--- flow/design.v ---
module fix_mul(
	output reg overflow, 
	output reg [16-1:0] z, 
	input [16-1:0] a, b 
);
reg sign;
reg [16-1:0] abs_a, abs_b;
reg [2*16-1:0] abs_r_result;
always@(*) begin
	sign = a[16-1] ^ b[16-1];
	abs_a = a[16-1] ? ~a + 1 : a;
	abs_b = b[16-1] ? ~b + 1 : b;
	abs_r_result = abs_a[16-1:0] * abs_b[16-1:0];
	z = sign ? ~abs_r_result[16-1+10:10] + 1 : abs_r_result[16-1+10:10];
	if(abs_r_result[2*16-2:16-1+10] > 0) overflow = 1'b1;
	else overflow = 1'b0;
end
endmodule
module fix_div(
	output reg overflow, 
	output reg [16-1:0] z, 
	input [16-1:0] a, b 
);
reg sign;
reg [2*16-1:0] abs_a;
reg [16-1:0] abs_b;
reg [2*16-1:0] abs_r_result;
always@(*) begin
	sign = a[16-1] ^ b[16-1];
	abs_a[16-1:0] = 0;
	abs_a[16-1+10:10] = a[16-1] ? ~a + 1 : a;
	abs_a[2*16-1:16+10] = 0;
	abs_b = b[16-1] ? ~b + 1 : b;
	abs_r_result = abs_a[2*16-1:0] / {{16{1'b0}},abs_b[16-1:0]};
	z = sign ? ~abs_r_result[16-1:0] + 1 : abs_r_result[16-1:0];
	if(abs_r_result[2*16-2:16] > 0 || abs_b == 0) overflow = 1'b1;
	else overflow = 1'b0;
end
endmodule
module fix_add(
	output reg overflow, 
	output reg [16-1:0] z, 
	input [16-1:0] a, b 
);
reg [16:0] ext_a, ext_b, r_result;
always@(*) begin
	ext_a = {a[16-1],a};
	ext_b = {b[16-1],b};
	r_result = ext_a + ext_b;
	z = r_result[16-1:0];
	if(r_result[16] != r_result[16-1]) overflow = 1'b1;
	else overflow = 1'b0;
end
endmodule
module fix_mac(	 
	output overflow, 
	output [16-1:0] z, 
	input [16-1:0] a, b, c 
);
wire u_fix_mul_overflow;
wire [16-1:0] u_fix_mul_z;
fix_mul u_fix_mul(
	.overflow(u_fix_mul_overflow), 
	.z(u_fix_mul_z), 
	.a(a), .b(b) 
);
wire u_fix_add_overflow;
wire [16-1:0] u_fix_add_z;
fix_add u_fix_add(
	.overflow(u_fix_add_overflow), 
	.z(u_fix_add_z), 
	.a(u_fix_mul_z), .b(c) 
);
assign z = u_fix_add_z;
assign overflow = u_fix_mul_overflow | u_fix_add_overflow;
endmodule
module fix_sdc(	 
	output overflow, 
	output [16-1:0] z, 
	input [16-1:0] a, b, c 
);
wire [16-1:0] minus_b = ~b + 1;
wire u_fix_sub_overflow;
wire [16-1:0] u_fix_sub_z;
fix_add u_fix_sub(
	.overflow(u_fix_sub_overflow), 
	.z(u_fix_sub_z), 
	.a(a), .b(minus_b) 
);
wire u_fix_div_overflow;
wire [16-1:0] u_fix_div_z;
fix_div u_fix_div(
	.overflow(u_fix_div_overflow), 
	.z(u_fix_div_z), 
	.a(u_fix_sub_z), .b(c) 
);
assign z = u_fix_div_z;
assign overflow = u_fix_sub_overflow | u_fix_div_overflow;
endmodule
module fixu(
	output reg ack, 
	output reg overflow, 
	output reg [16-1:0] z, 
	input [16-1:0] a, b, c, 
	input fn, 
	input req, 
	input enable, 
	input rstn, clk 
);
reg [16-1:0] u_fix_mac_a, u_fix_mac_b, u_fix_mac_c;
wire [16-1:0] u_fix_mac_z;
wire u_fix_mac_overflow;
fix_mac u_fix_mac(
	.a(u_fix_mac_a), .b(u_fix_mac_b), .c(u_fix_mac_c), 
	.z(u_fix_mac_z), .overflow(u_fix_mac_overflow) 
);
reg [16-1:0] u_fix_sdc_a, u_fix_sdc_b, u_fix_sdc_c;
wire [16-1:0] u_fix_sdc_z;
wire u_fix_sdc_overflow;
fix_sdc u_fix_sdc(
	.a(u_fix_sdc_a), .b(u_fix_sdc_b), .c(u_fix_sdc_c), 
	.z(u_fix_sdc_z), .overflow(u_fix_sdc_overflow)
);
reg [1:0] req_d;
always@(negedge rstn or posedge clk) begin
	if(!rstn) req_d <= 2'b00;
	else if(enable) begin
		req_d[1] <= req_d[0];
		req_d[0] <= req;
	end
end
wire req_x = ^req_d;
reg [4:0] cnt;
always@(negedge rstn or posedge clk) begin
	if(!rstn) begin
		cnt <= 5'd0;
		ack <= 1'b0;
		z <= 0;
		overflow <= 1'b0;
	end
	else if(enable) begin
		if(cnt == 5'd0) begin
			if(req_x) begin
				case(fn)
					1'd0: begin
						cnt <= 5'd2;
						u_fix_mac_a <= a;
						u_fix_mac_b <= b;
						u_fix_mac_c <= c;
					end
					1'd1: begin
						cnt <= 5'd10;
						u_fix_sdc_a <= a;
						u_fix_sdc_b <= b;
						u_fix_sdc_c <= c;
					end
					default: begin
						u_fix_mac_a <= u_fix_mac_a;
						u_fix_mac_b <= u_fix_mac_b;
						u_fix_mac_c <= u_fix_mac_c;
						u_fix_sdc_a <= u_fix_sdc_a;
						u_fix_sdc_b <= u_fix_sdc_b;
						u_fix_sdc_c <= u_fix_sdc_c;
					end
				endcase
			end
		end
		else begin
			cnt <= cnt - 5'd1;
			if(cnt == 5'd1) begin
				ack <= ~ack;
				case(fn)
					1'd0: begin
						z <= u_fix_mac_z;
						overflow <= u_fix_mac_overflow;
					end
					1'd1: begin
						z <= u_fix_sdc_z;
						overflow <= u_fix_sdc_overflow;
					end
					default: begin
						z <= z;
						overflow <= overflow;
					end
				endcase
			end
		end
	end
end
endmodule
module fix_hpf_table(
	input sel_hpf_0p008, sel_hpf_0p002, sel_hpf_0p00025, 
	output [15:0] hpf_b1, hpf_b2, 
	output [15:0] hpf_a1, hpf_a2
);
assign hpf_b1 = sel_hpf_0p008 ? 16'd732		: sel_hpf_0p002 ? 16'd931	: sel_hpf_0p00025 ? 16'd1011	: 16'd1024;
assign hpf_b2 = sel_hpf_0p008 ? -16'd732	: sel_hpf_0p002 ? -16'd931	: sel_hpf_0p00025 ? -16'd1011	: 16'd1024;
assign hpf_a1 = sel_hpf_0p008 ? -16'd1024	: sel_hpf_0p002 ? -16'd1024	: sel_hpf_0p00025 ? -16'd1024	: 16'd1024;
assign hpf_a2 = sel_hpf_0p008 ? 16'd441		: sel_hpf_0p002 ? 16'd838	: sel_hpf_0p00025 ? 16'd998		: 16'd1024;
endmodule
module fix_lpf_table(
	input sel_lpf_0p1875, sel_lpf_0p325, sel_lpf_0p75, 
	output [15:0] lpf_b1, lpf_b2, lpf_b3, lpf_b4, lpf_b5, lpf_b6, 
	output [15:0] lpf_a1, lpf_a2, lpf_a3, lpf_a4, lpf_a5, lpf_a6
);
assign lpf_b1 = sel_lpf_0p1875 ? 16'd30		: sel_lpf_0p325 ? 16'd54	: sel_lpf_0p75 ? 16'd321	: 16'd1024;
assign lpf_b2 = sel_lpf_0p1875 ? -16'd55	: sel_lpf_0p325 ? -16'd3	: sel_lpf_0p75 ? 16'd1362	: 16'd1024;
assign lpf_b3 = sel_lpf_0p1875 ? 16'd33		: sel_lpf_0p325 ? 16'd56	: sel_lpf_0p75 ? 16'd2518	: 16'd1024;
assign lpf_b4 = sel_lpf_0p1875 ? 16'd33		: sel_lpf_0p325 ? 16'd56	: sel_lpf_0p75 ? 16'd2518	: 16'd1024;
assign lpf_b5 = sel_lpf_0p1875 ? -16'd55	: sel_lpf_0p325 ? -16'd3	: sel_lpf_0p75 ? 16'd1362	: 16'd1024;
assign lpf_b6 = sel_lpf_0p1875 ? 16'd30		: sel_lpf_0p325 ? 16'd54	: sel_lpf_0p75 ? 16'd321	: 16'd1024;
assign lpf_a1 = sel_lpf_0p1875 ? 16'd1024	: sel_lpf_0p325 ? 16'd1024	: sel_lpf_0p75 ? 16'd1024	: 16'd1024;
assign lpf_a2 = sel_lpf_0p1875 ? -16'd3507	: sel_lpf_0p325 ? -16'd2266	: sel_lpf_0p75 ? 16'd2270	: 16'd1024;
assign lpf_a3 = sel_lpf_0p1875 ? 16'd5000	: sel_lpf_0p325 ? 16'd2479	: sel_lpf_0p75 ? 16'd2647	: 16'd1024;
assign lpf_a4 = sel_lpf_0p1875 ? -16'd3656	: sel_lpf_0p325 ? -16'd1413	: sel_lpf_0p75 ? 16'd1729	: 16'd1024;
assign lpf_a5 = sel_lpf_0p1875 ? 16'd1366	: sel_lpf_0p325 ? 16'd444	: sel_lpf_0p75 ? 16'd631	: 16'd1024;
assign lpf_a6 = sel_lpf_0p1875 ? -16'd206	: sel_lpf_0p325 ? -16'd53	: sel_lpf_0p75 ? 16'd100	: 16'd1024;
endmodule
module fix_audio_ns(
	output reg ack, 
	output reg overflow, 
	output reg [16-1:0] tx_data, 
	input [16-1:0] rx_data, 
	input [16+16+16+4-1:0] conf, 
	input req, 
	input enable, 
	input rstn, clk 
);
reg [5:0] cst;
localparam
	st_error = (53^(53>>1)),
	st_done = (52^(52>>1)),
	st_vol = (51^(51>>1)), st_load_vol = (50^(50>>1)),
	st_vol_idle = (49^(49>>1)),
	st_kal_update_eec = (48^(48>>1)), st_kal_update_load_eec = (47^(47>>1)),
	st_kal_update_es = (46^(46>>1)), st_kal_update_load_es = (45^(45>>1)),
	st_kal_update_k = (44^(44>>1)),
	st_kal_update_k_load = (43^(43>>1)), st_kal_update_k_1 = (42^(42>>1)),
	st_kal_idle = (40^(40>>1)),
	st_lpf_y0 = (38^(38>>1)), st_lpf_a1 = (37^(37>>1)), 
	st_lpf_a6 = (36^(36>>1)), st_lpf_load_a6 = (35^(35>>1)), 
	st_lpf_a5 = (34^(34>>1)), st_lpf_load_a5 = (33^(33>>1)), 
	st_lpf_a4 = (32^(32>>1)), st_lpf_load_a4 = (31^(31>>1)), 
	st_lpf_a3 = (30^(30>>1)), st_lpf_load_a3 = (29^(29>>1)), 
	st_lpf_a2 = (28^(28>>1)), st_lpf_load_a2 = (27^(27>>1)), 
	st_lpf_b6 = (26^(26>>1)), st_lpf_load_b6 = (25^(25>>1)), 
	st_lpf_b5 = (24^(24>>1)), st_lpf_load_b5 = (23^(23>>1)), 
	st_lpf_b4 = (22^(22>>1)), st_lpf_load_b4 = (21^(21>>1)), 
	st_lpf_b3 = (20^(20>>1)), st_lpf_load_b3 = (19^(19>>1)), 
	st_lpf_b2 = (18^(18>>1)), st_lpf_load_b2 = (17^(17>>1)), 
	st_lpf_b1 = (16^(16>>1)), st_lpf_load_b1 = (15^(15>>1)), 
	st_lpf_shift = (14^(14>>1)),
	st_hpf_y0 = (13^(13>>1)),
	st_hpf_a1 = (12^(12>>1)), st_hpf_load_a1 = (11^(11>>1)), 
	st_hpf_a2 = (10^(10>>1)), st_hpf_load_a2 = (09^(09>>1)), 
	st_hpf_b2 = (08^(08>>1)), st_hpf_load_b2 = (07^(07>>1)), 
	st_hpf_b1 = (06^(06>>1)), st_hpf_load_b1 = (05^(05>>1)), 
	st_hpf_shift = (04^(04>>1)),
	st_in_vol = (03^(03>>1)), st_load_in_vol = (02^(02>>1)),
	st_in_vol_idle = (01^(01>>1)),
	st_idle = (00^(00>>1));
wire [1:0] sel_hpf = conf[1:0];
wire sel_hpf_0p008 = sel_hpf == 2'b11;
wire sel_hpf_0p002 = sel_hpf == 2'b10;
wire sel_hpf_0p00025 = sel_hpf == 2'b01;
wire disable_hpf = sel_hpf == 2'b00;
wire [15:0] hpf_b1, hpf_b2, hpf_a1, hpf_a2;
fix_hpf_table u_fix_hpf_table(
	sel_hpf_0p008, sel_hpf_0p002, sel_hpf_0p00025, 
	hpf_b1, hpf_b2, 
	hpf_a1, hpf_a2
);
wire [1:0] sel_lpf = conf[3:2];
wire sel_lpf_0p75 = sel_lpf == 2'b01;
wire sel_lpf_0p325 = sel_lpf == 2'b10;
wire sel_lpf_0p1875 = sel_lpf == 2'b11;
wire disable_lpf = sel_lpf == 2'b00;
wire [15:0] lpf_b1, lpf_b2, lpf_b3, lpf_b4, lpf_b5, lpf_b6;
wire [15:0] lpf_a1, lpf_a2, lpf_a3, lpf_a4, lpf_a5, lpf_a6;
fix_lpf_table u_fix_lpf_table(
	sel_lpf_0p1875, sel_lpf_0p325, sel_lpf_0p75, 
	lpf_b1, lpf_b2, lpf_b3, lpf_b4, lpf_b5, lpf_b6, 
	lpf_a1, lpf_a2, lpf_a3, lpf_a4, lpf_a5, lpf_a6
);
wire [16-1:0] kal_pnc = conf[16+4-1:4];
wire disable_kal = kal_pnc == {16{1'b0}};
wire [16-1:0] kal_mnc = 16'd1024;
wire [16-1:0] vol = conf[16+16+4-1:16+4];
wire disable_vol = vol == 16'd1024;
wire [16-1:0] in_vol = conf[16+16+16+4-1:16+16+4];
wire disable_in_vol = in_vol == 16'd1024;
wire u_fixu_ack;
wire u_fixu_overflow;
wire [16-1:0] u_fixu_z;
reg [16-1:0] u_fixu_a, u_fixu_b, u_fixu_c;
reg u_fixu_fn;
reg u_fixu_req;
fixu u_fixu(
	.ack(u_fixu_ack), 
	.overflow(u_fixu_overflow), 
	.z(u_fixu_z), 
	.a(u_fixu_a), .b(u_fixu_b), .c(u_fixu_c), 
	.fn(u_fixu_fn), 
	.req(u_fixu_req), 
	.enable(enable), 
	.rstn(rstn), .clk(clk) 
);
reg [1:0] req_d, u_fixu_ack_d;
always@(negedge rstn or posedge clk) begin
	if(!rstn) begin
		req_d <= 2'b00;
		u_fixu_ack_d <= 2'b00;
	end
	else if(enable) begin
		req_d[1] <= req_d[0];
		req_d[0] <= req;
		u_fixu_ack_d[1] <= u_fixu_ack_d[0];
		u_fixu_ack_d[0] <= u_fixu_ack;
	end
end
wire req_x = ^req_d;
wire u_fixu_ack_x = ^u_fixu_ack_d;
reg [16-1:0] data;
reg [16-1:0] hpf_x0, hpf_x1;
reg [16-1:0] hpf_y0, hpf_y1;
reg [16-1:0] lpf_x0, lpf_x1, lpf_x2, lpf_x3, lpf_x4, lpf_x5;
reg [16-1:0] lpf_y0, lpf_y1, lpf_y2, lpf_y3, lpf_y4, lpf_y5;
reg [15:0] kal_k, kal_es, kal_eec;
wire [15:0] kal_es_nst = kal_es;
wire [15:0] kal_eec_nst = kal_eec + kal_pnc;
always@(negedge rstn or posedge clk) begin
	if(!rstn) begin
		cst <= st_idle;
		data <= 0;
		u_fixu_fn <= 1'b0;
		u_fixu_req <= 1'b0;
		u_fixu_a <= 0;
		u_fixu_b <= 0;
		u_fixu_c <= 0;
		hpf_x0 <= 0; hpf_x1 <= 0;
		hpf_y0 <= 0; hpf_y1 <= 0;
		lpf_x0 <= 0; lpf_x1 <= 0; lpf_x2 <= 0; lpf_x3 <= 0; lpf_x4 <= 0; lpf_x5 <= 0;
		lpf_y0 <= 0; lpf_y1 <= 0; lpf_y2 <= 0; lpf_y3 <= 0; lpf_y4 <= 0; lpf_y5 <= 0;
		kal_k <= 0; kal_es <= 0; kal_eec <= 0;
		overflow <= 1'b0;
		ack <= 1'b0;
	end
	else if(enable) begin
		case(cst)
			st_idle: 
				if(req_x) begin
					cst <= st_in_vol_idle;
					data <= rx_data;
					overflow <= 1'b0;
				end
			st_in_vol_idle: begin
				if(disable_in_vol) cst <= st_hpf_shift;
				else cst <= st_load_in_vol;
			end
			st_load_in_vol: begin
				cst <= st_in_vol;
				u_fixu_fn <= 1'b0;
				u_fixu_req <= ~u_fixu_req;
				u_fixu_a <= data;
				u_fixu_b <= in_vol;
				u_fixu_c <= 0;
			end
			st_in_vol:
				if(u_fixu_ack_x) begin
					if(u_fixu_overflow) cst <= st_error;
					else begin
						cst <= st_hpf_shift;
						data <= u_fixu_z;
					end
				end
			st_hpf_shift: begin
				if(disable_hpf) cst <= st_lpf_shift;
				else cst <= st_hpf_load_b1;
				hpf_x0 <= data; hpf_x1 <= hpf_x0;
				hpf_y1 <= hpf_y0;
			end
			st_hpf_load_b1: begin
				cst <= st_hpf_b1;
				u_fixu_fn <= 1'b0;
				u_fixu_req <= ~u_fixu_req;
				u_fixu_a <= hpf_b1;
				u_fixu_b <= hpf_x0;
				u_fixu_c <= 0;
			end
			st_hpf_b1: 
				if(u_fixu_ack_x) begin
					if(u_fixu_overflow) cst <= st_error;
					else cst <= st_hpf_load_b2;
				end
			st_hpf_load_b2: begin
				cst <= st_hpf_b2;
				u_fixu_fn <= 1'b0;
				u_fixu_req <= ~u_fixu_req;
				u_fixu_a <= hpf_b2;
				u_fixu_b <= hpf_x1;
				u_fixu_c <= u_fixu_z;
			end
			st_hpf_b2: 
				if(u_fixu_ack_x) begin
					if(u_fixu_overflow) cst <= st_error;
					else begin
						cst <= st_hpf_load_a2;
						data <= u_fixu_z;
					end
				end
			st_hpf_load_a2: begin
				cst <= st_hpf_a2;
				u_fixu_fn <= 1'b0;
				u_fixu_req <= ~u_fixu_req;
				u_fixu_a <= hpf_a2;
				u_fixu_b <= hpf_y1;
				u_fixu_c <= 0;
			end
			st_hpf_a2: 
				if(u_fixu_ack_x) begin
					if(u_fixu_overflow) cst <= st_error;
					else cst <= st_hpf_load_a1;
				end
			st_hpf_load_a1: begin
				cst <= st_hpf_y0;
				u_fixu_fn <= 1'b1;
				u_fixu_req <= ~u_fixu_req;
				u_fixu_a <= data;
				u_fixu_b <= u_fixu_z;
				u_fixu_c <= hpf_a1;
			end
			st_hpf_y0: 
				if(u_fixu_ack_x) begin
					if(u_fixu_overflow) cst <= st_error;
					else begin
						cst <= st_lpf_shift;
						hpf_y0 <= u_fixu_z;
						data <= u_fixu_z;
					end
				end
			st_lpf_shift: begin
				if(disable_lpf) cst <= st_kal_idle;
				else cst <= st_lpf_load_b1;
				lpf_x0 <= data;
				lpf_x1 <= lpf_x0; lpf_x2 <= lpf_x1; lpf_x3 <= lpf_x2; lpf_x4 <= lpf_x3; lpf_x5 <= lpf_x4;
				lpf_y1 <= lpf_y0; lpf_y2 <= lpf_y1; lpf_y3 <= lpf_y2; lpf_y4 <= lpf_y3; lpf_y5 <= lpf_y4;
			end
			st_lpf_load_b1: begin
				cst <= st_lpf_b1;
				u_fixu_fn <= 1'b0;
				u_fixu_req <= ~u_fixu_req;
				u_fixu_a <= lpf_b1;
				u_fixu_b <= lpf_x0;
				u_fixu_c <= 0;
			end
			st_lpf_b1: 
				if(u_fixu_ack_x) begin
					if(u_fixu_overflow) cst <= st_error;
					else cst <= st_lpf_load_b2;
				end
			st_lpf_load_b2: begin
				cst <= st_lpf_b2;
				u_fixu_fn <= 1'b0;
				u_fixu_req <= ~u_fixu_req;
				u_fixu_a <= lpf_b2;
				u_fixu_b <= lpf_x1;
				u_fixu_c <= u_fixu_z;
			end
			st_lpf_b2: 
				if(u_fixu_ack_x) begin
					if(u_fixu_overflow) cst <= st_error;
					else cst <= st_lpf_load_b3;
				end
			st_lpf_load_b3: begin
				cst <= st_lpf_b3;
				u_fixu_fn <= 1'b0;
				u_fixu_req <= ~u_fixu_req;
				u_fixu_a <= lpf_b3;
				u_fixu_b <= lpf_x2;
				u_fixu_c <= u_fixu_z;
			end
			st_lpf_b3: 
				if(u_fixu_ack_x) begin
					if(u_fixu_overflow) cst <= st_error;
					else cst <= st_lpf_load_b4;
				end
			st_lpf_load_b4: begin
				cst <= st_lpf_b4;
				u_fixu_fn <= 1'b0;
				u_fixu_req <= ~u_fixu_req;
				u_fixu_a <= lpf_b4;
				u_fixu_b <= lpf_x3;
				u_fixu_c <= u_fixu_z;
			end
			st_lpf_b4: 
				if(u_fixu_ack_x) begin
					if(u_fixu_overflow) cst <= st_error;
					else cst <= st_lpf_load_b5;
				end
			st_lpf_load_b5: begin
				cst <= st_lpf_b5;
				u_fixu_fn <= 1'b0;
				u_fixu_req <= ~u_fixu_req;
				u_fixu_a <= lpf_b5;
				u_fixu_b <= lpf_x4;
				u_fixu_c <= u_fixu_z;
			end
			st_lpf_b5: 
				if(u_fixu_ack_x) begin
					if(u_fixu_overflow) cst <= st_error;
					else cst <= st_lpf_load_b6;
				end
			st_lpf_load_b6: begin
				cst <= st_lpf_b6;
				u_fixu_fn <= 1'b0;
				u_fixu_req <= ~u_fixu_req;
				u_fixu_a <= lpf_b6;
				u_fixu_b <= lpf_x5;
				u_fixu_c <= u_fixu_z;
			end
			st_lpf_b6: 
				if(u_fixu_ack_x) begin
					if(u_fixu_overflow) cst <= st_error;
					else begin
						cst <= st_lpf_load_a2;
						data <= u_fixu_z;
					end
				end
			st_lpf_load_a2: begin
				cst <= st_lpf_a2;
				u_fixu_fn <= 1'b0;
				u_fixu_req <= ~u_fixu_req;
				u_fixu_a <= lpf_a2;
				u_fixu_b <= lpf_y1;
				u_fixu_c <= 0;
			end
			st_lpf_a2: 
				if(u_fixu_ack_x) begin
					if(u_fixu_overflow) cst <= st_error;
					else cst <= st_lpf_load_a3;
				end
			st_lpf_load_a3: begin
				cst <= st_lpf_a3;
				u_fixu_fn <= 1'b0;
				u_fixu_req <= ~u_fixu_req;
				u_fixu_a <= lpf_a3;
				u_fixu_b <= lpf_y2;
				u_fixu_c <= u_fixu_z;
			end
			st_lpf_a3: 
				if(u_fixu_ack_x) begin
					if(u_fixu_overflow) cst <= st_error;
					else cst <= st_lpf_load_a4;
				end
			st_lpf_load_a4: begin
				cst <= st_lpf_a4;
				u_fixu_fn <= 1'b0;
				u_fixu_req <= ~u_fixu_req;
				u_fixu_a <= lpf_a4;
				u_fixu_b <= lpf_y3;
				u_fixu_c <= u_fixu_z;
			end
			st_lpf_a4: 
				if(u_fixu_ack_x) begin
					if(u_fixu_overflow) cst <= st_error;
					else cst <= st_lpf_load_a5;
				end
			st_lpf_load_a5: begin
				cst <= st_lpf_a5;
				u_fixu_fn <= 1'b0;
				u_fixu_req <= ~u_fixu_req;
				u_fixu_a <= lpf_a5;
				u_fixu_b <= lpf_y4;
				u_fixu_c <= u_fixu_z;
			end
			st_lpf_a5: 
				if(u_fixu_ack_x) begin
					if(u_fixu_overflow) cst <= st_error;
					else cst <= st_lpf_load_a6;
				end
			st_lpf_load_a6: begin
				cst <= st_lpf_a6;
				u_fixu_fn <= 1'b0;
				u_fixu_req <= ~u_fixu_req;
				u_fixu_a <= lpf_a6;
				u_fixu_b <= lpf_y5;
				u_fixu_c <= u_fixu_z;
			end
			st_lpf_a6: 
				if(u_fixu_ack_x) begin
					if(u_fixu_overflow) cst <= st_error;
					else cst <= st_lpf_a1;
				end
			st_lpf_a1: begin
				cst <= st_lpf_y0;
				u_fixu_fn <= 1'b1;
				u_fixu_req <= ~u_fixu_req;
				u_fixu_a <= data;
				u_fixu_b <= u_fixu_z;
				u_fixu_c <= lpf_a1;
			end
			st_lpf_y0: 
				if(u_fixu_ack_x) begin
					if(u_fixu_overflow) cst <= st_error;
					else begin
						cst <= st_kal_idle;
						lpf_y0 <= u_fixu_z;
						data <= u_fixu_z;
					end
				end
			st_kal_idle: begin
				if(disable_kal) cst <= st_vol_idle;
				else cst <= st_kal_update_k_1;
			end
			st_kal_update_k_1: begin
				cst <= st_kal_update_k_load;
				kal_k <= kal_eec_nst + kal_mnc;
			end
			st_kal_update_k_load: begin
				cst <= st_kal_update_k;
				u_fixu_fn <= 1'b1;
				u_fixu_req <= ~u_fixu_req;
				u_fixu_a <= kal_eec_nst;
				u_fixu_b <= 0;
				u_fixu_c <= kal_k;
			end
			st_kal_update_k: 
				if(u_fixu_ack_x) begin
					if(u_fixu_overflow) cst <= st_error;
					else begin
						cst <= st_kal_update_load_es;
						kal_k <= u_fixu_z;
					end
				end
			st_kal_update_load_es: begin
				cst <= st_kal_update_es;
				u_fixu_fn <= 1'b0;
				u_fixu_req <= ~u_fixu_req;
				u_fixu_a <= kal_k;
				u_fixu_b <= data + (~kal_es_nst + 1);
				u_fixu_c <= kal_es_nst;
			end
			st_kal_update_es: 
				if(u_fixu_ack_x) begin
					if(u_fixu_overflow) cst <= st_error;
					else begin
						cst <= st_kal_update_load_eec;
						kal_es <= u_fixu_z;
					end
				end
			st_kal_update_load_eec: begin
				cst <= st_kal_update_eec;
				u_fixu_fn <= 1'b0;
				u_fixu_req <= ~u_fixu_req;
				u_fixu_a <= ~kal_k + 1;
				u_fixu_b <= kal_eec_nst;
				u_fixu_c <= kal_eec_nst;
			end
			st_kal_update_eec: 
				if(u_fixu_ack_x) begin
					if(u_fixu_overflow) cst <= st_error;
					else begin
						cst <= st_vol_idle;
						kal_eec <= u_fixu_z;
						data <= kal_es;
					end
				end
			st_vol_idle: begin
				if(disable_vol) cst <= st_done;
				else cst <= st_load_vol;
			end
			st_load_vol: begin
				cst <= st_vol;
				u_fixu_fn <= 1'b0;
				u_fixu_req <= ~u_fixu_req;
				u_fixu_a <= data;
				u_fixu_b <= vol;
				u_fixu_c <= 0;
			end
			st_vol:
				if(u_fixu_ack_x) begin
					if(u_fixu_overflow) cst <= st_error;
					else begin
						cst <= st_done;
						data <= u_fixu_z;
					end
				end
			st_error: begin
				cst <= st_done;
				overflow <= 1'b1;
			end
			st_done: begin
				cst <= st_idle;
				tx_data <= data;
				ack <= ~ack;
			end
			default: cst <= st_idle;
		endcase
	end
end
endmodule
--- flow/run.sh ---
#!/bin/bash
# the make line also repeats each setting of config.mk as NAME=value (left out here)
make -C /OpenROAD-flow-scripts/flow DESIGN_CONFIG=/design/flow/config.mk WORK_HOME=/design/flow/orfs CLKGATE_MAP_FILE= finish
--- flow/config.mk ---
export PLATFORM = sky130hd
export DESIGN_NAME = fix_audio_ns
export DESIGN_NICKNAME = fix_audio_ns
export VERILOG_FILES = /design/flow/design.v
export SDC_FILE = /design/flow/constraint.sdc
export NUM_CORES = 4
export LEC_CHECK = 0
export CAP_MARGIN = 20
export CORE_MARGIN = 2
export CORE_UTILIZATION = 66
export SLEW_MARGIN = 20
--- flow/constraint.sdc ---
create_clock -name core_clock -period 74.7 [get_ports {clk}]
set_input_delay 14.9400 -clock core_clock [delete_from_list [all_inputs] [get_ports {clk}]]
set_output_delay 14.9400 -clock core_clock [all_outputs]
set_load 0.01 [all_outputs]
==> results of run 1 <==
stage by stage:
step	hold slack (ns)	TNS, ns
after floorplan	0.437	-66.19
after global placement	0.461	-1.73
after detailed placement	0.465	-44.42
after CTS	0.482	-0.234
repair_timing:
action                                  CTS
endpoints found under the setup margin   16
gates resized                           276
pin swaps                               275
gates cloned                              6
setup buffers                           437
per-layer routing:
layer,overflow,track usage
met1,2,0.676
met2,16,0.870
met3,1,0.396
met4,11,0.563
met5,1,0.146
==> impl_metrics.ini, run 1 <==
; generated from flow reports
[status]
status = aborted with a tool error
firstError = [ERROR GRT-0116] Global routing finished with congestion. Check the congestion regions in the DRC Viewer.
haltStage = 5_1_grt

[synthesis]
synth_seq_share = 0.223
yosysChipArea_um2 = 60800
ys_dominant_reg_cell = dfrtp_1
most_common_cell = nand2_1
ys_sh_xor = 0.0654
async_reset_ff_frac = 0.784
ys_sh_simple = 0.187
compound_area_frac = 0.229
syn_avg_cell_area_um2 = 8.40
yosysTopAreaCell = dfrtp_1
ys_sh_adder = 0.181
synth-warning-count = 5
synth.area.mux_share = 0.0726
ys_ff = 519
area_leaders = dfrtp_1 17%, ha_1 12%, mux2_2 6.6%, fa_1 6.5%, edfxtp_1 5.5%
netlist_top_cells_count = 743 x nand2_1, 656 x nor2_1, 563 x ha_1
syn_area_um2 = 60800
ys_cells = 7236
yosys.area.top_type_share = 0.168
synthCells = 7236
synth_cell_type_count = 129
top_logic_kind = AND-OR/OR-AND gates
edf_count = 112

[placement]
placed_cell_area_um2 = 73300
place_ws_ns = -3.27
gp_congestion = 1.04
placedCellCount = 9554
numPortBuffers = 89
hpwlAfterDp_um = 179000

[clock_network]
numClockSinks = 519
h-tree-depth = 2
root_buffer = clkbuf_16
cts_buffers = 49
clk_path_buf_depth = 3
cts_hold_buffers = 0

[die]
core_util_floorplan = 0.664
die_w_um = 308
ioPinCount = 90
chipArea_um2 = 94600
core_um2 = 91500
num_rows = 111
die_h_um = 308

[grt]
overflow = 31
grt.total_usage = 0.640
==> run 2, diff against run 1 <==
MAX_ROUTING_LAYER = met4   (was not set)
clock period = 76.0 ns   (was 74.7 ns; I/O delays follow)
==> run 2 against run 1 <==
Net effect: the layout now fails its checks (negative setup slack); synthesized cell count did not move; area after synthesis stayed put; die area is the same.
==> impl_metrics.ini, run 2 <==
; flow metrics
[status]
status = finished with violations
so.violations = negative setup slack

[synthesis]
ys_sh_xor = 0.0654
compound_area_frac = 0.229
ys_sh_adder = 0.181
syn_area_um2 = 60800
syn_avg_cell_area_um2 = 8.40
top_logic_kind = AND-OR/OR-AND gates
ys_cells = 7236
most_common_cell = nand2_1
synth-warning-count = 5
yosysChipArea_um2 = 60800
ys_ff = 519
netlist_top_cells_count = 743 x nand2_1, 656 x nor2_1, 563 x ha_1
synth.area.mux_share = 0.0726
async_reset_ff_frac = 0.784
yosys.area.top_type_share = 0.168
edf_count = 112
synthCells = 7236
ys_sh_simple = 0.187
ys_dominant_reg_cell = dfrtp_1
synth_cell_type_count = 129
synth_seq_share = 0.223
area_leaders = dfrtp_1 17%, ha_1 12%, mux2_2 6.6%, fa_1 6.5%, edfxtp_1 5.5%
yosysTopAreaCell = dfrtp_1

[clock_network]
worstSkewPairLatency_ns = 0.63
h-tree-depth = 2
cts.clk_slew.worst_paths_ns = 0.07
cts_tree = done
cts_hold_buffers = 0
clk_path_buf_depth = 3
cts_buffers = 49
root_buffer = clkbuf_16
numClockSinks = 519

[grt]
grt_pass1_wl_um = 350000
grt.total_usage = 0.485
antenna_found_initial = 11
grt_max_degree = 185
grt_pass1_vias = 62111
overflow = 0

[sta]
hold_viol = 0
hold_slack_ns = 0.475
setup_viol = 16
max_freq_ghz = 0.0128
tns_ns = -24.72
fin_crit_sh = 1.03
rsz0062_at_grt = true
slew_headroom = 0.107
worstMarginPinSlew_ns = 1.34
finClkSkew_ns = 0.0328
setup_ws_ns = -1.99
drv_slew = 0
fin_crit_ns = 77.99

[die]
chipArea_um2 = 94600
core_util_floorplan = 0.664
die_w_um = 308
die_h_um = 308
ioPinCount = 90
num_rows = 111
core_um2 = 91500

[drt]
vias_per_cell = 7.12
drt_iter0_drc = 9106
dr.pass1.iters = 7
route.vias.total = 65933
antenna_left = 0
drc = 0
wirelength_um = 243000
wl_per_cell_um = 26.2

[flow_run]
drv_cap = 0
tool_warnings = 46

[worst_setup_path]
path_buffers = 19
required_ns = 76.54
critical_path_peak_fanout = 8
cpMaxStageDelayCell = or4_4
critPathArrivalTime_ns = 78.53
reg2reg_to = u_fixu.z[12]$_DFFE_PN0P_
critPathTopFamily = AND-OR/OR-AND gates
regToRegSetupSlack_ns = -1.99
endpoint_kind = register
path_depth = 441
crit_path_end = u_fixu.z[12]$_DFFE_PN0P_
r2r_cells = 441
worstSetupStartpointType = register
regToRegStartpoint = u_fixu.u_fix_sdc_c[0]$_DFFE_PP_
crit_top_cell = a21o_1
critPathMaxStageDelay_ns = 0.60
crit_start = u_fixu.u_fix_sdc_c[0]$_DFFE_PP_
path_class = reg2reg

[finish]
design.final.nets = 8839
fin_area_um2 = 74900
fillers = 5561
layoutNonFillerInstCount = 9257
area_growth_pct = 23.1
final-seq-area_um2 = 13500
comb_area_um2 = 48600

[placement]
gp_congestion = 1.06
place_ws_ns = -2.13
placedCellCount = 8805
hpwlAfterDp_um = 166000
placed_cell_area_um2 = 67700
numPortBuffers = 89

[worst_hold_path]
hold_end = ack$_DFFE_PN0P_
min-delay-start = ack$_DFFE_PN0P_
hold_path_depth = 1
hold_class = reg2reg
[run 2: timing repair]
| action | 4_1_cts | 5_1_grt |
|---|---|---|
| setup buffers | 161 | 166 |
| setup endpoints to repair | 16 | 16 |
| gates cloned | 7 | 1 |
| gates resized | 172 | 401 |
| pin swaps | 168 | 366 |
[run 2: layer usage]
metal	global-route usage	wire length (um)	vias up	part of all wire
met3	0.116	30700	1669	0.13
met1	0.586	85500	31196	0.35
li1	-	-	28054	-
met5	-	0	-	0
met4	0.306	20800	0	0.086
met2	0.731	106000	5014	0.44
[run 2: through the flow]
stage	utilization
2_1_floorplan	-
3_3_place_gp	0.740
3_5_place_dp	0.740
4_1_cts	0.782
5_1_grt	0.818
6_report	0.818
[run 2: layout make-up]
class | count | area share
inverter | 391 | 0.0197
multi-input combinational | 6046 | 0.649
clock inverter | 25 | 0.00369
tap | 1186 | 0.0198
sequential | 519 | 0.181
clock buffer | 67 | 0.0181
antenna | 23 | 0.000769
timing repair buffer | 1000 | 0.108
==> run 3, diff against run 2 <==
ABC_AREA = 1   (was not set)
CAP_MARGIN = 0   (was 20)
CORE_ASPECT_RATIO = 0.69   (was not set)
CORE_UTILIZATION = 72   (was 66)
CTS_CLUSTER_DIAMETER = 400   (was not set)
CTS_CLUSTER_SIZE = 10   (was not set)
MAX_ROUTING_LAYER = not set   (was met4)
PLACE_DENSITY = 0.4   (was not set)
TNS_END_PERCENT = 5   (was not set)
clock period = 16.8 ns   (was 76.0 ns; I/O delays follow)
==> run 3 against run 2 <==
Net effect: the run now fails in 5_1_grt; area after synthesis is 1.5% higher; synthesized cell count grew 20%; die area fell by 6.8%.
==> impl_metrics.ini, run 3 <==
; generated from flow reports
[clock_network]
clk_path_buf_depth = 3
root_buffer = clkbuf_16
h-tree-depth = 2
cts_buffers = 57
numClockSinks = 519
cts_hold_buffers = 0

[placement]
hpwlAfterDp_um = 196000
numPortBuffers = 89
gp_congestion = 1.28

[synthesis]
yosysChipArea_um2 = 61700
synth-warning-count = 5
netlist_top_cells_count = 1984 x nand2_1, 1335 x inv_1, 703 x o21ai_0
ys_ff = 519
syn_area_um2 = 61700
yosys.area.top_type_share = 0.165
synth_cell_type_count = 96
ys_cells = 8713
async_reset_ff_frac = 0.784
edf_count = 112
ys_dominant_reg_cell = dfrtp_1
compound_area_frac = 0.155
ys_sh_simple = 0.279
synthCells = 8713
synth_seq_share = 0.219
ys_sh_adder = 0.178
yosysTopAreaCell = dfrtp_1
most_common_cell = nand2_1
top_logic_kind = simple AND/OR/NAND/NOR gates
synth.area.mux_share = 0.000345
area_leaders = dfrtp_1 16%, nand2_1 12%, ha_1 11%, inv_1 8.1%, fa_1 6.4%
ys_sh_xor = 0.0583
syn_avg_cell_area_um2 = 7.09

[die]
num_rows = 89
core_um2 = 85200
chipArea_um2 = 88100
core_util_floorplan = 0.725
die_w_um = 357
die_h_um = 247
ioPinCount = 90

[status]
status = aborted with a tool error
firstError = [ERROR GRT-0116] Global routing finished with congestion. Check the congestion regions in the DRC Viewer.
haltStage = 5_1_grt

[grt]
overflow = 186
grt.total_usage = 0.829
run 3: repair_timing:
action,4_1_cts
pin swaps,194
gates cloned,7
setup buffers,183
endpoints found under the setup margin,17
gates resized,245
run 3: layer usage:
layer  global-route usage  overflow
met5                0.553         1
met4                0.796        74
met3                0.731        21
met2                0.953        76
met1                0.826        14
run 3: per-stage QoR:
stage / cells / utilization / setup WS, ns / area, um2
after global placement: 11446 / 0.898 / -53.30 / 76500
after detailed placement: 11446 / 0.898 / -58.69 / 76500
after CTS: 11715 / 0.943 / -54.87 / 80300
after floorplan: 8717 / - / -58.34 / 62500
==> run 4, diff against run 3 <==
CAP_MARGIN = 20   (was 0)
CORE_ASPECT_RATIO = not set   (was 0.69)
CORE_UTILIZATION = 57   (was 72)
CTS_CLUSTER_DIAMETER = not set   (was 400)
CTS_CLUSTER_SIZE = 18   (was 10)
GPL_TIMING_DRIVEN = 1   (was not set)
MAX_ROUTING_LAYER = met4   (was not set)
PLACE_DENSITY = not set   (was 0.4)
PLACE_DENSITY_LB_ADDON = 0.07   (was not set)
SETUP_SLACK_MARGIN = 5.0   (was not set)
SLEW_MARGIN = 35   (was 20)
clock period = 47.9 ns   (was 16.8 ns; I/O delays follow)
==> run 4 against run 3 <==
Net effect: now fails the layout checks on negative setup slack; area after synthesis stayed put; synthesized cell count did not move; die area increased by 26%.
==> impl_metrics.ini, run 4 <==
; flow metrics
[clock_network]
numClockSinks = 519
cts.clk_slew.worst_paths_ns = 0.06
root_buffer = clkbuf_16
h-tree-depth = 2
cts_tree = done
worstSkewPairLatency_ns = 0.65
cts_buffers = 52
clk_path_buf_depth = 3
cts_hold_buffers = 0

[synthesis]
synth-warning-count = 5
syn_area_um2 = 61700
ys_sh_xor = 0.0583
synth_seq_share = 0.219
top_logic_kind = simple AND/OR/NAND/NOR gates
yosysTopAreaCell = dfrtp_1
async_reset_ff_frac = 0.784
synth.area.mux_share = 0.000345
synth_cell_type_count = 96
edf_count = 112
area_leaders = dfrtp_1 16%, nand2_1 12%, ha_1 11%, inv_1 8.1%, fa_1 6.4%
compound_area_frac = 0.155
ys_sh_simple = 0.279
most_common_cell = nand2_1
synthCells = 8713
netlist_top_cells_count = 1984 x nand2_1, 1335 x inv_1, 703 x o21ai_0
ys_ff = 519
ys_dominant_reg_cell = dfrtp_1
yosys.area.top_type_share = 0.165
syn_avg_cell_area_um2 = 7.09
ys_sh_adder = 0.178
ys_cells = 8713
yosysChipArea_um2 = 61700

[grt]
grt_pass1_vias = 66535
grt_max_degree = 256
overflow = 0
antenna_found_initial = 5
grt_pass1_wl_um = 359000
grt.total_usage = 0.418

[sta]
fin_crit_sh = 1.49
hold_slack_ns = 0.441
fin_crit_ns = 71.15
slew_headroom = 0.321
worstMarginPinSlew_ns = 1.02
setup_viol = 16
tns_ns = -368.01
max_freq_ghz = 0.0141
hold_viol = 0
setup_ws_ns = -23.25
rsz0062_at_grt = true
finClkSkew_ns = 0.0650
drv_slew = 0

[worst_setup_path]
r2r_cells = 579
cpMaxStageDelayCell = edfxtp_1
critical_path_peak_fanout = 22
reg2reg_to = u_fixu.z[10]$_DFFE_PN0P_
worstSetupStartpointType = register
critPathMaxStageDelay_ns = 0.39
regToRegSetupSlack_ns = -23.25
crit_path_end = u_fixu.z[10]$_DFFE_PN0P_
required_ns = 48.34
path_depth = 579
crit_top_cell = nand2_1
regToRegStartpoint = u_fixu.u_fix_sdc_b[1]$_DFFE_PP_
path_buffers = 119
crit_start = u_fixu.u_fix_sdc_b[1]$_DFFE_PP_
critPathTopFamily = AND-OR/OR-AND gates
critPathArrivalTime_ns = 71.59
endpoint_kind = register
path_class = reg2reg

[worst_hold_path]
min-delay-start = u_fixu_a[3]$_DFFE_PN0P_
hold_class = reg2reg
hold_path_depth = 0
hold_end = u_fixu.u_fix_mac_a[3]$_DFFE_PP_

[die]
die_w_um = 333
die_h_um = 333
core_um2 = 107000
ioPinCount = 90
chipArea_um2 = 111000
core_util_floorplan = 0.576
num_rows = 120

[flow_run]
drv_cap = 0
tool_warnings = 50

[placement]
gp_congestion = 1.05
numPortBuffers = 89
hpwlAfterDp_um = 177000

[drt]
dr.pass1.iters = 8
antenna_left = 0
drt_iter0_drc = 7499
wl_per_cell_um = 19.3
drc = 0
wirelength_um = 233000
route.vias.total = 68654
vias_per_cell = 5.68

[status]
so.violations = negative setup slack
status = finished with violations

[finish]
area_growth_pct = 32.6
design.final.nets = 11455
[run 4: final cells by class]
class	count	area, um2
well taps	1403	1760
repair inverters	2	13.8
fillers	8223	25300
clock inverters	18	171
clock buffers	80	1560
diodes	7	17.5
flip-flops and latches	519	13500
repair buffers	2092	16100
inverters	1423	5470
multi-input cells	6533	43200
[run 4: timing repair]
action / 4_1_cts / 5_1_grt
gates resized: 182 / 164
hold endpoints to repair: 0 / 0
buffers inserted: 171 / 71
setup endpoints to repair: 16 / 16
cloned: 4 / 1
pin swaps: 165 / 184
[run 4: routing by layer]
metal | part of all wire | track usage | vias to the layer above | routed length, um
li1 | - | - | 32346 | -
met3 | 0.11 | 0.0723 | 794 | 24700
met1 | 0.41 | 0.551 | 32162 | 94500
met5 | 0 | - | - | 0
met2 | 0.44 | 0.642 | 3352 | 102000
met4 | 0.049 | 0.165 | 0 | 11400
[run 4: metrics by stage]
| step | worst slack, ns | area (um2) | cells | util |
|---|---|---|---|---|
| after floorplan | -27.24 | 62500 | 8717 | - |
| after global placement | -21.55 | 76900 | 11724 | 0.718 |
| after detailed placement | -24.43 | 77000 | 11724 | 0.718 |
| after CTS | -21.17 | 80600 | 11997 | 0.752 |
| after global routing | -28.63 | 81900 | 12075 | 0.764 |
| final | -23.25 | 81900 | 12077 | 0.764 |
==> run 5, diff against run 4 <==
ABC_AREA = not set   (was 1)
CORE_UTILIZATION = 40   (was 57)
CTS_CLUSTER_SIZE = not set   (was 18)
GPL_TIMING_DRIVEN = not set   (was 1)
MAX_ROUTING_LAYER = not set   (was met4)
PLACE_DENSITY_LB_ADDON = not set   (was 0.07)
SETUP_SLACK_MARGIN = not set   (was 5.0)
SLEW_MARGIN = 20   (was 35)
TNS_END_PERCENT = not set   (was 5)
clock period = 145.0 ns   (was 47.9 ns; I/O delays follow)
==> run 5 against run 4 <==
Net effect: now clean on timing, DRC and antenna; global-route usage shrank 16 points; register-to-register slack better by 66 ns; area after synthesis fell by 1.5%; via count shrank 18%; synthesized cell count shrank 17%; cell count decreased by 23%; critical path depth shrank 134; routed wire length decreased by 10%; critical path type unchanged; highest routed layer is now met5.
==> impl_metrics.ini, run 5 <==
; flow metrics
[status]
status = timing/DRC/antenna clean

[sta]
setup_viol = 0
max_freq_ghz = 0.00978
slew_headroom = 0.207
tns_ns = 0
setup_ws_ns = 42.70
finClkSkew_ns = 0.0522
drv_slew = 0
hold_viol = 0
fin_crit_sh = 0.706
worstMarginPinSlew_ns = 1.16
fin_crit_ns = 102.30
rsz0062_at_grt = false

[worst_setup_path]
path_buffers = 26
crit_top_cell = o21ai_0
critical_path_peak_fanout = 36
reg2reg_to = u_fixu.z[14]$_DFFE_PN0P_
endpoint_kind = register
crit_start = u_fixu.u_fix_sdc_c[0]$_DFFE_PP_
r2r_cells = 445
critPathTopFamily = AND-OR/OR-AND gates
path_class = reg2reg
path_depth = 445
critPathMaxStageDelay_ns = 0.83
required_ns = 145.50
cpMaxStageDelayCell = nor2_1
critPathArrivalTime_ns = 102.80
worstSetupStartpointType = register
regToRegSetupSlack_ns = 42.70
crit_path_end = u_fixu.z[14]$_DFFE_PN0P_
regToRegStartpoint = u_fixu.u_fix_sdc_c[0]$_DFFE_PP_

[synthesis]
async_reset_ff_frac = 0.784
most_common_cell = nand2_1
synth_cell_type_count = 129
top_logic_kind = AND-OR/OR-AND gates
ys_sh_adder = 0.181
synth.area.mux_share = 0.0726
yosys.area.top_type_share = 0.168
ys_cells = 7236
synth_seq_share = 0.223
ys_ff = 519
netlist_top_cells_count = 743 x nand2_1, 656 x nor2_1, 563 x ha_1
ys_sh_xor = 0.0654
yosysChipArea_um2 = 60800
ys_dominant_reg_cell = dfrtp_1
ys_sh_simple = 0.187
compound_area_frac = 0.229
syn_area_um2 = 60800
edf_count = 112
area_leaders = dfrtp_1 17%, ha_1 12%, mux2_2 6.6%, fa_1 6.5%, edfxtp_1 5.5%
synthCells = 7236
yosysTopAreaCell = dfrtp_1
synth-warning-count = 5
syn_avg_cell_area_um2 = 8.40

[flow_run]
drv_cap = 0
tool_warnings = 38

[clock_network]
worstSkewPairLatency_ns = 0.66
clk_path_buf_depth = 3
cts_buffers = 56
cts_tree = done
root_buffer = clkbuf_16
h-tree-depth = 2
ctsResizeCount = 0
cts.clk_slew.worst_paths_ns = 0.07
post_cts_buffers = 0
cts_hold_buffers = 0
numClockSinks = 519

[drt]
route.vias.total = 56268
antenna_left = 0
dr.pass1.iters = 6
vias_per_cell = 6.04
wirelength_um = 209000
drc = 0
wl_per_cell_um = 22.5
drt_iter0_drc = 5017

[grt]
grt_max_degree = 90
grt.total_usage = 0.262
overflow = 0
antenna_found_initial = 3
grt_pass1_vias = 54346
grt_pass1_wl_um = 324000

[worst_hold_path]
hold_end = u_fixu.ack$_DFFE_PN0P_
hold_class = reg2reg
min-delay-start = u_fixu.ack$_DFFE_PN0P_
hold_path_depth = 1

[die]
num_rows = 143
core_um2 = 151000
die_h_um = 394
die_w_um = 394
ioPinCount = 90
core_util_floorplan = 0.402
chipArea_um2 = 155000

[finish]
area_growth_pct = 9.27
design.final.nets = 8072

[placement]
place_ws_ns = 44.26
hpwlAfterDp_um = 161000
numPortBuffers = 89
gp_congestion = 0.977
run 5: layout make-up:
cell class	instances	area, um2
clock buffer	79	1600
timing repair buffer	228	1960
inverter	391	1470
multi-input combinational	6044	45000
antenna	1	2.50
clock inverter	25	283
tap	2030	2540
sequential	519	13500
fill	15096	84900
run 5: through the flow:
stage	instances	hold slack (ns)	cell area (um2)	utilization
CTS	9315	0.472	66400	0.439
detailed placement	9211	0.460	64500	0.426
floorplan	7240	0.437	60800	-
finish	9317	0.472	66400	0.439
global route	9316	0.486	66400	0.439
global placement	9211	0.456	64500	0.426
run 5: layer usage:
metal / global-route usage / vias to the layer above / routed length [um]
li1: - / 26501 / -
met4: 0.0765 / 6 / 6690
met1: 0.358 / 27438 / 92400
met5: 0 / - / 45
met3: 0.0277 / 370 / 12900
met2: 0.437 / 1953 / 97300
==> run 6, diff against run 5 <==
ABC_AREA = 1   (was not set)
CELL_PAD_IN_SITES_DETAIL_PLACEMENT = 1   (was not set)
CELL_PAD_IN_SITES_GLOBAL_PLACEMENT = 1   (was not set)
CTS_CLUSTER_SIZE = 16   (was not set)
GPL_ROUTABILITY_DRIVEN = 0   (was not set)
GPL_TIMING_DRIVEN = 0   (was not set)
HOLD_SLACK_MARGIN = 0.16   (was not set)
SLEW_MARGIN = 30   (was 20)
clock period = 90.0 ns   (was 145.0 ns; I/O delays follow)
==> run 6 against run 5 <==
Net effect: still clean; cell count grew 20%; first-iteration DRC count decreased by 14%; non-clock buffer count grew 309; hold slack worse by 0.00084 ns.
==> impl_metrics.ini, run 6 <==
; flow metrics
[worst_setup_path]
critPathArrivalTime_ns = 84.46
path_class = reg2reg
r2r_cells = 625
critPathMaxStageDelay_ns = 0.42
regToRegSetupSlack_ns = 6.09
critPathTopFamily = AND-OR/OR-AND gates
crit_start = u_fixu.u_fix_sdc_c[0]$_DFFE_PP_
path_buffers = 140
regToRegStartpoint = u_fixu.u_fix_sdc_c[0]$_DFFE_PP_
cpMaxStageDelayCell = edfxtp_1
reg2reg_to = u_fixu.z[14]$_DFFE_PN0P_
worstSetupStartpointType = register
endpoint_kind = register
required_ns = 90.55
crit_top_cell = nand2_1
crit_path_end = u_fixu.z[14]$_DFFE_PN0P_
critical_path_peak_fanout = 17
path_depth = 625

[finish]
fillers = 19446
area_growth_pct = 14.8
layoutNonFillerInstCount = 11164
design.final.nets = 9901

[synthesis]
ys_sh_xor = 0.0583
synth_cell_type_count = 96
most_common_cell = nand2_1
ys_sh_simple = 0.279
synth_seq_share = 0.219
ys_ff = 519
syn_area_um2 = 61700
synthCells = 8713
ys_sh_adder = 0.178
netlist_top_cells_count = 1984 x nand2_1, 1335 x inv_1, 703 x o21ai_0
synth.area.mux_share = 0.000345
synth-warning-count = 5
top_logic_kind = simple AND/OR/NAND/NOR gates
yosys.area.top_type_share = 0.165
ys_cells = 8713
yosysChipArea_um2 = 61700
area_leaders = dfrtp_1 16%, nand2_1 12%, ha_1 11%, inv_1 8.1%, fa_1 6.4%
compound_area_frac = 0.155
ys_dominant_reg_cell = dfrtp_1
edf_count = 112
yosysTopAreaCell = dfrtp_1
syn_avg_cell_area_um2 = 7.09
async_reset_ff_frac = 0.784

[grt]
top_usage_layer = met2
grt_pass1_vias = 62740
grt.total_usage = 0.316
overflow = 0
use_met1 = 0.455
grtUsageMet2 = 0.493
grt_max_degree = 83
grt_pass1_wl_um = 385000
antenna_found_initial = 4
grt_util_met3 = 0.0400

[sta]
fin_crit_sh = 0.932
tns_ns = 0
finClkSkew_ns = 0.0687
setup_viol = 0
fin_crit_ns = 83.91
worstMarginPinSlew_ns = 1.08
max_freq_ghz = 0.0119
drv_slew = 0
hold_viol = 0
slew_headroom = 0.275

[worst_hold_path]
hold_end = u_fixu.u_fix_sdc_b[1]$_DFFE_PP_
hold_class = reg2reg
hold_path_depth = 0
min-delay-start = u_fixu_b[1]$_DFFE_PN0P_

[drt]
wl_per_cell_um = 22.7
dr.pass1.iters = 5
route.vias.total = 61974
wirelength_um = 254000
drt_iter0_drc = 4330
antenna_left = 0
drc = 0
vias_per_cell = 5.55

[clock_network]
root_buffer = clkbuf_16
cts.clk_slew.worst_paths_ns = 0.06
cts_tree = done
cts_hold_buffers = 0
clk_path_buf_depth = 3
cts_buffers = 58
worstSkewPairLatency_ns = 0.67
h-tree-depth = 2
numClockSinks = 519

[placement]
placedCellCount = 10893
hpwlAfterDp_um = 205000
numPortBuffers = 89

[die]
num_rows = 144
core_util_floorplan = 0.402
die_w_um = 397
die_h_um = 397
chipArea_um2 = 157000
ioPinCount = 90
core_um2 = 154000

[flow_run]
tool_warnings = 40
drv_cap = 0

[status]
status = timing/DRC/antenna clean
-- run 6: repair_timing --
item / 4_1_cts / 5_1_grt
setup buffers: 30 / 129
cloned: 0 / 1
resized: 206 / 261
pin swaps: 40 / 141
endpoints found under the setup margin: 16 / 16
-- run 6: cell type report --
class	count	area, um2	area share
tap	2044	2560	0.0361
buffer	245	1650	0.0232
sequential	519	13500	0.191
multi-input combinational	6530	42800	0.604
clock inverter	28	384	0.00542
timing repair buffer	292	2730	0.0385
antenna	1	2.50	0.0000353
clock buffer	82	1710	0.0241
inverter	1423	5480	0.0774
-- run 6: routing by layer --
metal / wire, um / vias to the layer above / part of all wire
met5: 0 / - / 0
met4: 8680 / 0 / 0.034
met3: 13700 / 392 / 0.054
met2: 111000 / 1602 / 0.44
met1: 121000 / 30773 / 0.48
li1: - / 29207 / -
-- run 6: metrics by stage --
step           area (um2)  hold slack [ns]   util  setup WS (ns)
2_1_floorplan       61700            0.442      -           5.93
3_3_place_gp        65200            0.455  0.424         -16.91
3_5_place_dp        66000            0.456  0.429         -15.32
4_1_cts             68900            0.470  0.448        0.00508
5_1_grt             70900            0.490  0.461         -0.711
6_report            70900            0.471  0.461           6.09
==> run 7, diff against run 6 <==
CELL_PAD_IN_SITES_GLOBAL_PLACEMENT = 2   (was 1)
CORE_MARGIN = 6   (was 2)
CORE_UTILIZATION = 55   (was 40)
CTS_CLUSTER_SIZE = 56   (was 16)
GPL_ROUTABILITY_DRIVEN = 1   (was 0)
MIN_ROUTING_LAYER = met1   (was not set)
TNS_END_PERCENT = 35   (was not set)
clock period = 71.0 ns   (was 90.0 ns; I/O delays follow)
==> run 7 against run 6 <==
Net effect: the flow now stops in 3_1_place_gp_skip_io; die area decreased by 24%; synthesized cell count unchanged; area after synthesis stayed put.
==> impl_metrics.ini, run 7 <==
; generated from flow reports
[status]
status = aborted with a tool error
haltStage = 3_1_place_gp_skip_io
firstError = [ERROR GPL-0301] Utilization 108.311 % exceeds 100%.

[synthesis]
ys_dominant_reg_cell = dfrtp_1
synth_seq_share = 0.219
ys_sh_simple = 0.279
synthCells = 8713
synth_cell_type_count = 96
yosysChipArea_um2 = 61700
ys_sh_adder = 0.178
synth-warning-count = 5
syn_avg_cell_area_um2 = 7.09
compound_area_frac = 0.155
netlist_top_cells_count = 1984 x nand2_1, 1335 x inv_1, 703 x o21ai_0
async_reset_ff_frac = 0.784
ys_ff = 519
synth.area.mux_share = 0.000345
area_leaders = dfrtp_1 16%, nand2_1 12%, ha_1 11%, inv_1 8.1%, fa_1 6.4%
yosys.area.top_type_share = 0.165
ys_cells = 8713
syn_area_um2 = 61700
edf_count = 112
ys_sh_xor = 0.0583
most_common_cell = nand2_1
top_logic_kind = simple AND/OR/NAND/NOR gates
yosysTopAreaCell = dfrtp_1

[die]
core_um2 = 111000
core_util_floorplan = 0.556
num_rows = 122
chipArea_um2 = 120000
die_h_um = 347
die_w_um = 347
==> run 8, diff against run 7 <==
CELL_PAD_IN_SITES_DETAIL_PLACEMENT = not set   (was 1)
CELL_PAD_IN_SITES_GLOBAL_PLACEMENT = not set   (was 2)
CORE_MARGIN = 2   (was 6)
CORE_UTILIZATION = 72   (was 55)
CTS_CLUSTER_SIZE = not set   (was 56)
GPL_ROUTABILITY_DRIVEN = not set   (was 1)
GPL_TIMING_DRIVEN = not set   (was 0)
HOLD_SLACK_MARGIN = not set   (was 0.16)
MIN_ROUTING_LAYER = not set   (was met1)
PLACE_DENSITY = 0.4   (was not set)
SLEW_MARGIN = 20   (was 30)
TNS_END_PERCENT = not set   (was 35)
clock period = 16.8 ns   (was 71.0 ns; I/O delays follow)
==> run 8 against run 7 <==
Net effect: area after synthesis did not move; the flow stops in 4_1_cts; synthesized cell count unchanged; die area is 27% lower.
==> impl_metrics.ini, run 8 <==
; generated from flow reports
[synthesis]
synth_seq_share = 0.219
ys_sh_xor = 0.0583
netlist_top_cells_count = 1984 x nand2_1, 1335 x inv_1, 703 x o21ai_0
syn_avg_cell_area_um2 = 7.09
ys_ff = 519
yosys.area.top_type_share = 0.165
synth-warning-count = 5
ys_sh_simple = 0.279
yosysChipArea_um2 = 61700
most_common_cell = nand2_1
edf_count = 112
ys_cells = 8713
ys_sh_adder = 0.178
compound_area_frac = 0.155
top_logic_kind = simple AND/OR/NAND/NOR gates
yosysTopAreaCell = dfrtp_1
syn_area_um2 = 61700
async_reset_ff_frac = 0.784
synth_cell_type_count = 96
area_leaders = dfrtp_1 16%, nand2_1 12%, ha_1 11%, inv_1 8.1%, fa_1 6.4%
synthCells = 8713
ys_dominant_reg_cell = dfrtp_1
synth.area.mux_share = 0.000345

[die]
num_rows = 107
die_w_um = 297
core_util_floorplan = 0.726
die_h_um = 297
core_um2 = 85000
ioPinCount = 90
chipArea_um2 = 88100

[placement]
place_ws_ns = -56.61
numPortBuffers = 89
placed_cell_area_um2 = 76500
placedCellCount = 11405
gp_congestion = 1.24
hpwlAfterDp_um = 179000

[status]
haltStage = 4_1_cts
firstError = [ERROR DPL-0038] Utilization greater than 100%, impossible to legalize
status = aborted with a tool error
==> run 9, diff against run 8 <==
ABC_AREA = not set   (was 1)
CORE_UTILIZATION = 71   (was 72)
PLACE_DENSITY = not set   (was 0.4)
PLACE_DENSITY_LB_ADDON = 0.24   (was not set)
TNS_END_PERCENT = 5   (was not set)
clock period = 74.7 ns   (was 16.8 ns; I/O delays follow)
==> run 9 against run 8 <==
Net effect: the run fails in 5_1_grt; area after synthesis decreased by 1.5%; synthesized cell count decreased by 17%; die area decreased by 0.12%.
==> impl_metrics.ini, run 9 <==
; generated from flow reports
[status]
status = aborted with a tool error
haltStage = 5_1_grt
firstError = [ERROR GRT-0116] Global routing finished with congestion. Check the congestion regions in the DRC Viewer.

[clock_network]
cts_hold_buffers = 0
clk_path_buf_depth = 3
root_buffer = clkbuf_16
numClockSinks = 519
cts_buffers = 51
h-tree-depth = 2

[synthesis]
ys_ff = 519
most_common_cell = nand2_1
area_leaders = dfrtp_1 17%, ha_1 12%, mux2_2 6.6%, fa_1 6.5%, edfxtp_1 5.5%
yosys.area.top_type_share = 0.168
syn_avg_cell_area_um2 = 8.40
async_reset_ff_frac = 0.784
top_logic_kind = AND-OR/OR-AND gates
ys_cells = 7236
netlist_top_cells_count = 743 x nand2_1, 656 x nor2_1, 563 x ha_1
synth.area.mux_share = 0.0726
compound_area_frac = 0.229
synthCells = 7236
ys_sh_adder = 0.181
synth_seq_share = 0.223
synth_cell_type_count = 129
synth-warning-count = 5
syn_area_um2 = 60800
yosysChipArea_um2 = 60800
ys_sh_xor = 0.0654
yosysTopAreaCell = dfrtp_1
ys_dominant_reg_cell = dfrtp_1
edf_count = 112
ys_sh_simple = 0.187

[die]
chipArea_um2 = 88000
core_util_floorplan = 0.715
num_rows = 107
core_um2 = 85000
die_w_um = 297
ioPinCount = 90
die_h_um = 297

[placement]
placed_cell_area_um2 = 73400
numPortBuffers = 89
gp_congestion = 1.21
hpwlAfterDp_um = 179000

[grt]
overflow = 4018
grt.total_usage = 0.974
run 9: per-stage QoR:
| step | instances | hold WS [ns] | worst slack, ns |
|---|---|---|---|
| 2_1_floorplan | 7240 | 0.437 | -6.74 |
| 3_3_place_gp | 9575 | 0.450 | -1.58 |
| 3_5_place_dp | 9575 | 0.462 | -6.55 |
| 4_1_cts | 9998 | 0.477 | -4.33 |
run 9: layer usage:
layer  GRT usage  GRT overflow
met3       0.888           317
met5       0.764            35
met2        1.11          2488
met4        1.01           887
met1       0.919           291
run 9: repair_timing:
item	4_1_cts
pin swaps	207
setup endpoints to repair	16
setup buffers	328
gates resized	290
gates cloned	3
